==> build 16 <==
## alu_add
module alu_add (
    input   logic           clk_i,
    input   logic           rst_i,
    input   logic [36:0]    left_i,      
    input   logic [36:0]    right_i,     
    output  logic           in_ready_o,
    input   logic           in_valid_i,
    output  logic [36:0]    result_o,    
    input   logic           out_ready_i,
    output  logic           out_valid_o
);
typedef enum logic [1:0] {
    S_IDLE,
    S_NORMALIZE,
    S_ADD,
    S_RENORMALIZE
} state_t;
state_t state_d, state_q;
logic [$clog2(calc_pkg::NumDigits):0] counter_d, counter_q;
logic in_ready_d, in_ready_q;
logic out_valid_d, out_valid_q;
assign out_valid_o = out_valid_q;
assign in_ready_o = in_ready_q;
calc_pkg::num_t left_d, left_q;
calc_pkg::num_t right_d, right_q;
calc_pkg::num_t result_d, result_q;
calc_pkg::bcd_t result_extra_d, result_extra_q;
logic carryborrow_d, carryborrow_q;
assign result_o = out_valid_q ? result_q : '0;
logic [4:0] nibble_sum;
always_comb begin
    nibble_sum = 'x;
    carryborrow_d = carryborrow_q;
    if (state_q != S_ADD) begin
        carryborrow_d = 0;
    end else if (left_q.sign == right_q.sign) begin
        nibble_sum =
            left_q.significand[counter_q]
            + right_q.significand[counter_q]
            + 4'(carryborrow_q);
        if (nibble_sum >= 10) begin
            nibble_sum += 6;
        end
        carryborrow_d = nibble_sum[4];
    end else begin
        if (left_q.significand > right_q.significand) begin
            nibble_sum =
                6'(left_q.significand[counter_q])
                - 6'(right_q.significand[counter_q])
                - 6'(carryborrow_q);
        end else begin
            nibble_sum =
  ...
clock: 4.34 ns
lec_check: 0
abc_area: 1
cap_margin: 20
core_margin: 2
core_utilization: 72
cts_cluster_diameter: 244
cts_cluster_size: 96
place_density: 0.38
setup_slack_margin: 0.54
slew_margin: 20
tns_end_percent: 20
run.sh (not shown) runs the stock make flow with config.mk's settings and CLKGATE_MAP_FILE=.
==> trial 47 (differences from build 16) <==
==> flow/config.mk (replaced) <==
export PLATFORM = sky130hd
export DESIGN_NAME = alu_add
export DESIGN_NICKNAME = alu_add
export VERILOG_FILES = /design/flow/design.v
export SDC_FILE = /design/flow/constraint.sdc
export NUM_CORES = 4
export LEC_CHECK = 0
export ABC_AREA = 0
export CAP_MARGIN = 20
export CORE_ASPECT_RATIO = 1.32
export CORE_MARGIN = 2
export CORE_UTILIZATION = 72
export CTS_CLUSTER_DIAMETER = 397
export CTS_CLUSTER_SIZE = 95
export SETUP_SLACK_MARGIN = 1.53
export SLEW_MARGIN = 20
==> flow/constraint.sdc (replaced) <==
create_clock -name core_clock -period 6.53 [get_ports {clk_i}]
set_input_delay 1.3060 -clock core_clock [delete_from_list [all_inputs] [get_ports {clk_i}]]
set_output_delay 1.3060 -clock core_clock [all_outputs]
set_load 0.01 [all_outputs]
==> trial 8 (differences from build 16) <==
==> flow/config.mk (replaced) <==
export PLATFORM = sky130hd
export DESIGN_NAME = alu_add
export DESIGN_NICKNAME = alu_add
export VERILOG_FILES = /design/flow/design.v
export SDC_FILE = /design/flow/constraint.sdc
export NUM_CORES = 4
export LEC_CHECK = 0
export CAP_MARGIN = 20
export CORE_MARGIN = 2
export CORE_UTILIZATION = 40
export SLEW_MARGIN = 20
==> flow/constraint.sdc (replaced) <==
create_clock -name core_clock -period 4.76 [get_ports {clk_i}]
set_input_delay 0.9520 -clock core_clock [delete_from_list [all_inputs] [get_ports {clk_i}]]
set_output_delay 0.9520 -clock core_clock [all_outputs]
set_load 0.01 [all_outputs]
==> qor summary <==
metric                                                                      trial 8    trial 47                  build 16
Run status                                                 timing/DRC/antenna clean  timing/DRC/antenna clean           failed layout checks
Violated checks                                                                   -           -      negative setup slack
Switching power                                                             1.65 mW     1.28 mW                   2.58 mW
Metal3 WL                                                                   1130 um     2110 um                   5840 um
Power in combinational cells                                                1.66 mW     1.29 mW                   2.80 mW
Post-Synth Simple-Gate Area                                                   18.4%       18.4%                     24.8%
Least setup slack across all paths after layout                              426 ps     1880 ps                  -62.0 ps
Tap cell count                                                                  275         144                       147
Setup TNS                                                                      0 ps        0 ps                   -283 ps
Clock period minus final worst setup slack                                  4330 ps     4650 ps                   4400 ps
Part of the total power dissipated in combinational logic                     37.7%       39.2%                     49.5%
Nets in the synthesized netlist                                                1172        1172                      1512
Most common cell on crit path                              sky130_fd_sc_hd__nand2_1           -  sky130_fd_sc_hd__nand2_1
Data arrival at the endpoint of the critical path                           4640 ps     4960 ps                   4760 ps
Post-DP HPWL                                                               19000 um    18000 um                  18900 um

---

==> job 4073: inputs <==
==> flow/design.v <==
package calc_pkg;
    typedef struct packed {
        logic on;
        logic off;
        logic mem_rc;
        logic mem_sub;
        logic mem_add;
        logic op_percent;
        logic op_sqrt;
        logic op_div;
        logic op_mul;
        logic op_sub;
        logic op_add;
        logic op_eq;
        logic dot;
        logic num_1;
        logic num_2;
        logic num_3;
        logic num_4;
        logic num_5;
        logic num_6;
        logic num_7;
        logic num_8;
        logic num_9;
        logic num_0;
    } buttons_t;
    typedef enum logic [4:0] {
        B_NONE,          
        B_ON,            
        B_OFF,           
        B_MEM_RC,        
        B_MEM_SUB,       
        B_MEM_ADD,       
        B_OP_PERCENT,    
        B_OP_SQRT,       
        B_OP_DIV,        
        B_OP_MUL,        
        B_OP_SUB,        
        B_OP_ADD,        
        B_OP_EQ,         
        B_DOT,           
        B_NUM_1,         
        B_NUM_2,         
        B_NUM_3,         
        B_NUM_4,         
        B_NUM_5,         
        B_NUM_6,         
        B_NUM_7,         
        B_NUM_8,         
        B_NUM_9,         
        B_NUM_0,         
        B_UNKNOWN        
    } active_button_t;
    function automatic logic isNumberButton(active_button_t active_button);
        isNumberButton = ((active_button >= calc_pkg::B_NUM_1) && (active_button <= calc_pkg::B_NUM_0));
    endfunction
    function automatic logic isOpButton(active_button_t active_button);
        isOpButton = ((active_button >= calc_pkg::B_OP_DIV) && (active_button <= calc_pkg::B_OP_ADD));
    endfunction
    function automatic logic isEqButton(active_button_t active_button);
        isEqButton = (active_button == calc_pkg::B_OP_EQ);
    endfunction
    function automatic logic isDotButton(active_button_t active_button);
        isDotButton = (active_button == calc_pkg::B_DOT);
    endfunction
    typedef logic [3:0] bcd_t;
    function automatic logic [6:0] bcd2segments(bcd_t bcd);
        unique case (bcd)
            4'd0: bcd2segments = 7'b1111110;
            4'd1: bcd2segments = 7'b0110000;
            4'd2: bcd2segments = 7'b1101101;
            4'd3: bcd2segments = 7'b1111001;
            4'd4: bcd2segments = 7'b0110011;
            4'd5: bcd2segments = 7'b1011011;
            4'd6: bcd2segments = 7'b1011111;
            4'd7: bcd2segments = 7'b1110000;
            4'd8: bcd2segments = 7'b1111111;
            4'd9: bcd2segments = 7'b1111011;
            default: bcd2segments = 7'bxxxxxxx;
        endcase
    endfunction
    typedef enum logic [1:0] {
        OP_NONE,
        OP_ADD,
        OP_MUL,
        OP_DIV
    } op_t;
    function automatic op_t button2op(active_button_t active_button);
        unique case (active_button)
            calc_pkg::B_OP_DIV: button2op = calc_pkg::OP_DIV;
            calc_pkg::B_OP_MUL: button2op = calc_pkg::OP_MUL;
            calc_pkg::B_OP_SUB: button2op = calc_pkg::OP_ADD;
            calc_pkg::B_OP_ADD: button2op = calc_pkg::OP_ADD;
            default: button2op = calc_pkg::OP_NONE;
        endcase
    endfunction
    function automatic bcd_t button2bcd(active_button_t active_button);
        unique case (active_button)
            calc_pkg::B_NUM_1: button2bcd = 1;
            calc_pkg::B_NUM_2: button2bcd = 2;
            calc_pkg::B_NUM_3: button2bcd = 3;
            calc_pkg::B_NUM_4: button2bcd = 4;
            calc_pkg::B_NUM_5: button2bcd = 5;
            calc_pkg::B_NUM_6: button2bcd = 6;
            calc_pkg::B_NUM_7: button2bcd = 7;
            calc_pkg::B_NUM_8: button2bcd = 8;
            calc_pkg::B_NUM_9: button2bcd = 9;
            calc_pkg::B_NUM_0: button2bcd = 0;
            default: button2bcd = 0;
        endcase
    endfunction
    parameter NumDigits = 8;
    typedef logic unsigned [$clog2(NumDigits)-1:0] exponent_t;
    typedef struct packed {
        logic error;
        logic sign;
        exponent_t exponent;
        bcd_t [NumDigits-1:0] significand;
    } num_t;
    function automatic num_t neg(num_t num);
        neg = num;
        neg.sign = !num.sign;
    endfunction
endpackage
module alu_add (
    input   logic           clk_i,
    input   logic           rst_i,
    input   logic [36:0]    left_i,      
    input   logic [36:0]    right_i,     
    output  logic           in_ready_o,
    input   logic           in_valid_i,
    output  logic [36:0]    result_o,    
    input   logic           out_ready_i,
    output  logic           out_valid_o
);
typedef enum logic [1:0] {
    S_IDLE,
    S_NORMALIZE,
    S_ADD,
    S_RENORMALIZE
} state_t;
state_t state_d, state_q;
logic [$clog2(calc_pkg::NumDigits):0] counter_d, counter_q;
logic in_ready_d, in_ready_q;
logic out_valid_d, out_valid_q;
assign out_valid_o = out_valid_q;
assign in_ready_o = in_ready_q;
calc_pkg::num_t left_d, left_q;
calc_pkg::num_t right_d, right_q;
calc_pkg::num_t result_d, result_q;
calc_pkg::bcd_t result_extra_d, result_extra_q;
logic carryborrow_d, carryborrow_q;
assign result_o = out_valid_q ? result_q : '0;
logic [4:0] nibble_sum;
always_comb begin
    nibble_sum = 'x;
    carryborrow_d = carryborrow_q;
    if (state_q != S_ADD) begin
        carryborrow_d = 0;
    end else if (left_q.sign == right_q.sign) begin
        nibble_sum =
            left_q.significand[counter_q]
            + right_q.significand[counter_q]
            + 4'(carryborrow_q);
        if (nibble_sum >= 10) begin
            nibble_sum += 6;
        end
        carryborrow_d = nibble_sum[4];
    end else begin
        if (left_q.significand > right_q.significand) begin
            nibble_sum =
                6'(left_q.significand[counter_q])
                - 6'(right_q.significand[counter_q])
                - 6'(carryborrow_q);
        end else begin
            nibble_sum =
                6'(right_q.significand[counter_q])
                - 6'(left_q.significand[counter_q])
                - 6'(carryborrow_q);
        end
        carryborrow_d = nibble_sum[4];
        if ($signed(nibble_sum) < 0) begin
            nibble_sum += 10;
        end
    end
end
always_comb begin
    state_d = state_q;
    out_valid_d = out_valid_q;
    in_ready_d = in_ready_q;
    counter_d = counter_q;
    left_d = left_q;
    right_d = right_q;
    result_d = result_q;
    result_extra_d = result_extra_q;
    unique case (state_q)
        S_IDLE: begin
            result_d = '0;
            if (in_valid_i) begin
                left_d = left_i;
                right_d = right_i;
                state_d = S_NORMALIZE;
                in_ready_d = 0;
            end
        end
        S_NORMALIZE: begin
            if (left_q.exponent < right_q.exponent) begin
                left_d.significand = (left_q.significand >> 4);
                left_d.exponent++;
            end else if (left_q.exponent > right_q.exponent) begin
                right_d.significand = (right_q.significand >> 4);
                right_d.exponent++;
            end else begin
                state_d = S_ADD;
                counter_d = 0;
            end
        end
        S_ADD: begin
            result_d.exponent = left_q.exponent;
            if (left_q.sign == right_q.sign) begin
                result_extra_d = carryborrow_d;
            end
            if (left_q.significand > right_q.significand) begin
                result_d.sign = left_q.sign;
            end else begin
                result_d.sign = right_q.sign;
            end
            result_d.significand[counter_q] = 4'(nibble_sum);
            counter_d++;
            if (counter_d == calc_pkg::NumDigits) begin
                state_d = S_RENORMALIZE;
            end
        end
        S_RENORMALIZE: begin
            if (result_extra_q != '0) begin  
                result_extra_d = '0;
                result_d.significand = ({result_extra_q, result_q.significand} >> 4);
                result_d.exponent++;
                if (result_d.exponent == 0)
                    result_d.error = 1;
            end else if ((result_q.exponent != 0) && (result_q.significand[calc_pkg::NumDigits-1] == 0)) begin  
                result_d.significand = (result_q.significand << 4);
                result_d.exponent--;
            end else begin  
                out_valid_d = 1;
                if (result_d.significand == 0)
                    result_d.sign = 0;
                if (out_valid_q && out_ready_i) begin
                    state_d = S_IDLE;
                    out_valid_d = 0;
                    in_ready_d = 1;
                    result_d = '0;
                end
            end
        end
    endcase
end
always_ff @(posedge clk_i) begin
    if (rst_i) begin
        state_q <= S_IDLE;
        out_valid_q <= 0;
        in_ready_q <= 1;
        counter_q <= '0;
        left_q <= '0;
        right_q <= '0;
        result_q <= '0;
        result_extra_q <= '0;
        carryborrow_q <= 0;
    end else begin
        state_q <= state_d;
        out_valid_q <= out_valid_d;
        in_ready_q <= in_ready_d;
        counter_q <= counter_d;
        left_q <= left_d;
        right_q <= right_d;
        result_q <= result_d;
        result_extra_q <= result_extra_d;
        carryborrow_q <= carryborrow_d;
    end
end
endmodule
==> flow/run.sh <==
#!/bin/bash
# the make line also repeats each setting of config.mk as NAME=value (left out here)
make -C /OpenROAD-flow-scripts/flow DESIGN_CONFIG=/design/flow/config.mk WORK_HOME=/design/flow/orfs CLKGATE_MAP_FILE= finish
==> flow/config.mk <==
export PLATFORM = sky130hd
export DESIGN_NAME = alu_add
export DESIGN_NICKNAME = alu_add
export VERILOG_FILES = /design/flow/design.v
export SDC_FILE = /design/flow/constraint.sdc
export NUM_CORES = 4
export LEC_CHECK = 0
export ABC_AREA = 0
export CAP_MARGIN = 20
export CORE_ASPECT_RATIO = 1.32
export CORE_MARGIN = 2
export CORE_UTILIZATION = 72
export CTS_CLUSTER_DIAMETER = 397
export CTS_CLUSTER_SIZE = 95
export SETUP_SLACK_MARGIN = -0.64
export SLEW_MARGIN = 20
==> flow/constraint.sdc <==
create_clock -name core_clock -period 6.53 [get_ports {clk_i}]
set_input_delay 1.3060 -clock core_clock [delete_from_list [all_inputs] [get_ports {clk_i}]]
set_output_delay 1.3060 -clock core_clock [all_outputs]
set_load 0.01 [all_outputs]
==> job 8409 (differences from job 4073) <==
Settings changed: ABC_AREA 0 to not set, CORE_ASPECT_RATIO 1.32 to not set, CORE_UTILIZATION 72 to 70, CTS_CLUSTER_DIAMETER 397 to not set, CTS_CLUSTER_SIZE 95 to 22, SETUP_SLACK_MARGIN -0.64 to not set.
==> flow/constraint.sdc (replaced) <==
create_clock -name core_clock -period 3.94 [get_ports {clk_i}]
set_input_delay 0.7880 -clock core_clock [delete_from_list [all_inputs] [get_ports {clk_i}]]
set_output_delay 0.7880 -clock core_clock [all_outputs]
set_load 0.01 [all_outputs]
==> results.py <==
# Metrics from the implementation run
metrics = {
    "drt": {
        "met2WireLength_um": 13580,
        "dr_vias_cell": 6.968,
    },
    "sta": {
        "slew_limit_headroom_pct": 29.27,
        "maxClockFrequency_ghz": 0.2003,
    },
    "global_route": {
        "grt.met1_usage_pct": 45.79,
        "all_layer_global_routing_usage_pct": 42.21,
    },
    "critical_path": {
        "critical_path.reg2reg.startpoint": "counter_q[0]$_SDFFE_PP0P_",
        "worst_path_largest_cell_delay_ns": 0.71,
        "cp_slowest_cell": "sky130_fd_sc_hd__dfxtp_1",
    },
    "outcome": {
        "status": "complete, no violations",
    },
    "place": {
        "globalplace.congestion": 0.9536,
        "postPlaceCellArea_um2": 9842,
    },
    "pwr": {
        "power_frac_comb_pct": 39.0,
    },
    "final_layout": {
        "logic_area_um2": 5756,
    },
    "floorplan": {
        "design.core.area_um2": 11910,
    },
}
(the above is from job 4073)
==> results.py <==
# Metrics from the implementation run
metrics = {
    "pwr": {
        "power_frac_comb_pct": 42.5,
    },
    "sta": {
        "maxClockFrequency_ghz": 0.2422,
        "layout_setup_ws_ns": -0.1881,
        "slew_limit_headroom_pct": 37.35,
        "finalSetupViolations": 15,
    },
    "critical_path": {
        "worst_path_largest_cell_delay_ns": 0.61,
        "critical_path.reg2reg.startpoint": "right_q[6]$_SDFFE_PP0P_",
    },
    "global_route": {
        "all_layer_global_routing_usage_pct": 43.77,
    },
    "floorplan": {
        "design.core.area_um2": 12060,
    },
    "outcome": {
        "failed_checks": "setup timing",
        "status": "finished with violations",
    },
    "drt": {
        "dr_vias_cell": 7.264,
        "met2WireLength_um": 14740,
    },
    "final_layout": {
        "logic_area_um2": 5842,
    },
    "clock_network": {
        "clk_path_buf_depth": 2,
    },
}
(the above is from job 8409)

---

==> inputs of build 80 <==
RTL: the design.v shown in full above, as it stands there.
clock: 4.52 ns
lec_check: 0
cap_margin: 35
core_aspect_ratio: 0.92
core_margin: 2
core_utilization: 70
max_routing_layer: met5
place_density_lb_addon: 0.05
slew_margin: 15
tns_end_percent: 45
==> inputs of build 76, as changes to build 80 <==
==> flow/config.mk (replaced) <==
export PLATFORM = sky130hd
export DESIGN_NAME = alu_add
export DESIGN_NICKNAME = alu_add
export VERILOG_FILES = /design/flow/design.v
export SDC_FILE = /design/flow/constraint.sdc
export NUM_CORES = 4
export LEC_CHECK = 0
export CAP_MARGIN = 35
export CORE_MARGIN = 2
export CORE_UTILIZATION = 72
export CTS_CLUSTER_SIZE = 22
export PLACE_DENSITY = 0.81
export SLEW_MARGIN = 20
==> flow/constraint.sdc (replaced) <==
create_clock -name core_clock -period 3.94 [get_ports {clk_i}]
set_input_delay 0.7880 -clock core_clock [delete_from_list [all_inputs] [get_ports {clk_i}]]
set_output_delay 0.7880 -clock core_clock [all_outputs]
set_load 0.01 [all_outputs]
==> results <==
Build 76 reached the layout checks and failed them: setup timing. Build 80 went through all stages and came out clean. In build 80 the via count is lower than in build 76, by about 14%. Between build 76 and build 80, the lower die area is in build 76 (gap about 2.7%, measured against build 80). In build 80 the sequential share of layout area is higher than in build 76, by 0.53 points. Against build 76, the global-route usage of build 80 is lower by 7.4 points. In build 80 the wire length is lower than in build 76, by about 26%. Critical path depth is the same in build 80 and build 76. In build 80 the non-clock buffer count is lower than in build 76, by 22. Between build 80 and build 76, the lower setup slack is in build 76 (gap 0.61 ns).
==> figures <==
metric	build 76	build 80
Post-placement worst setup slack	-0.0700 ns	0.158 ns
Part of the total power dissipated in sequential elements	0.266	0.288
Floorplan die width	114 um	120 um
Insertion delay to the later sink of the worst-skew pair	0.46 ns	0.43 ns
Length of routed met2 wiring	15.3 mm	12.1 mm
Post CTS Setup Buffer Count	4	0
Signal buf overhead	0.139	0.128
Power spent charging and discharging nets	0.00255 W	0.00181 W
Smallest hold slack	0.488 ns	0.511 ns
Setup Total Neg Slack	-8.52 ns	0 ns
Chip area	13000 sq um	13300 sq um
Vias in the first global route	9043	8365
Run status	finished with violations	finished clean
Layout check failures	setup timing	-
Clock-cell share of area	0.0563	0.0618
Crit path time final	4.40 ns	4.37 ns
Proportion of power drawn by combinational gates	0.459	0.395
Pwr/cell area	555 nW/um^2	451 nW/um^2
Power figures rest on the tool's default switching activity, not on a simulated workload.
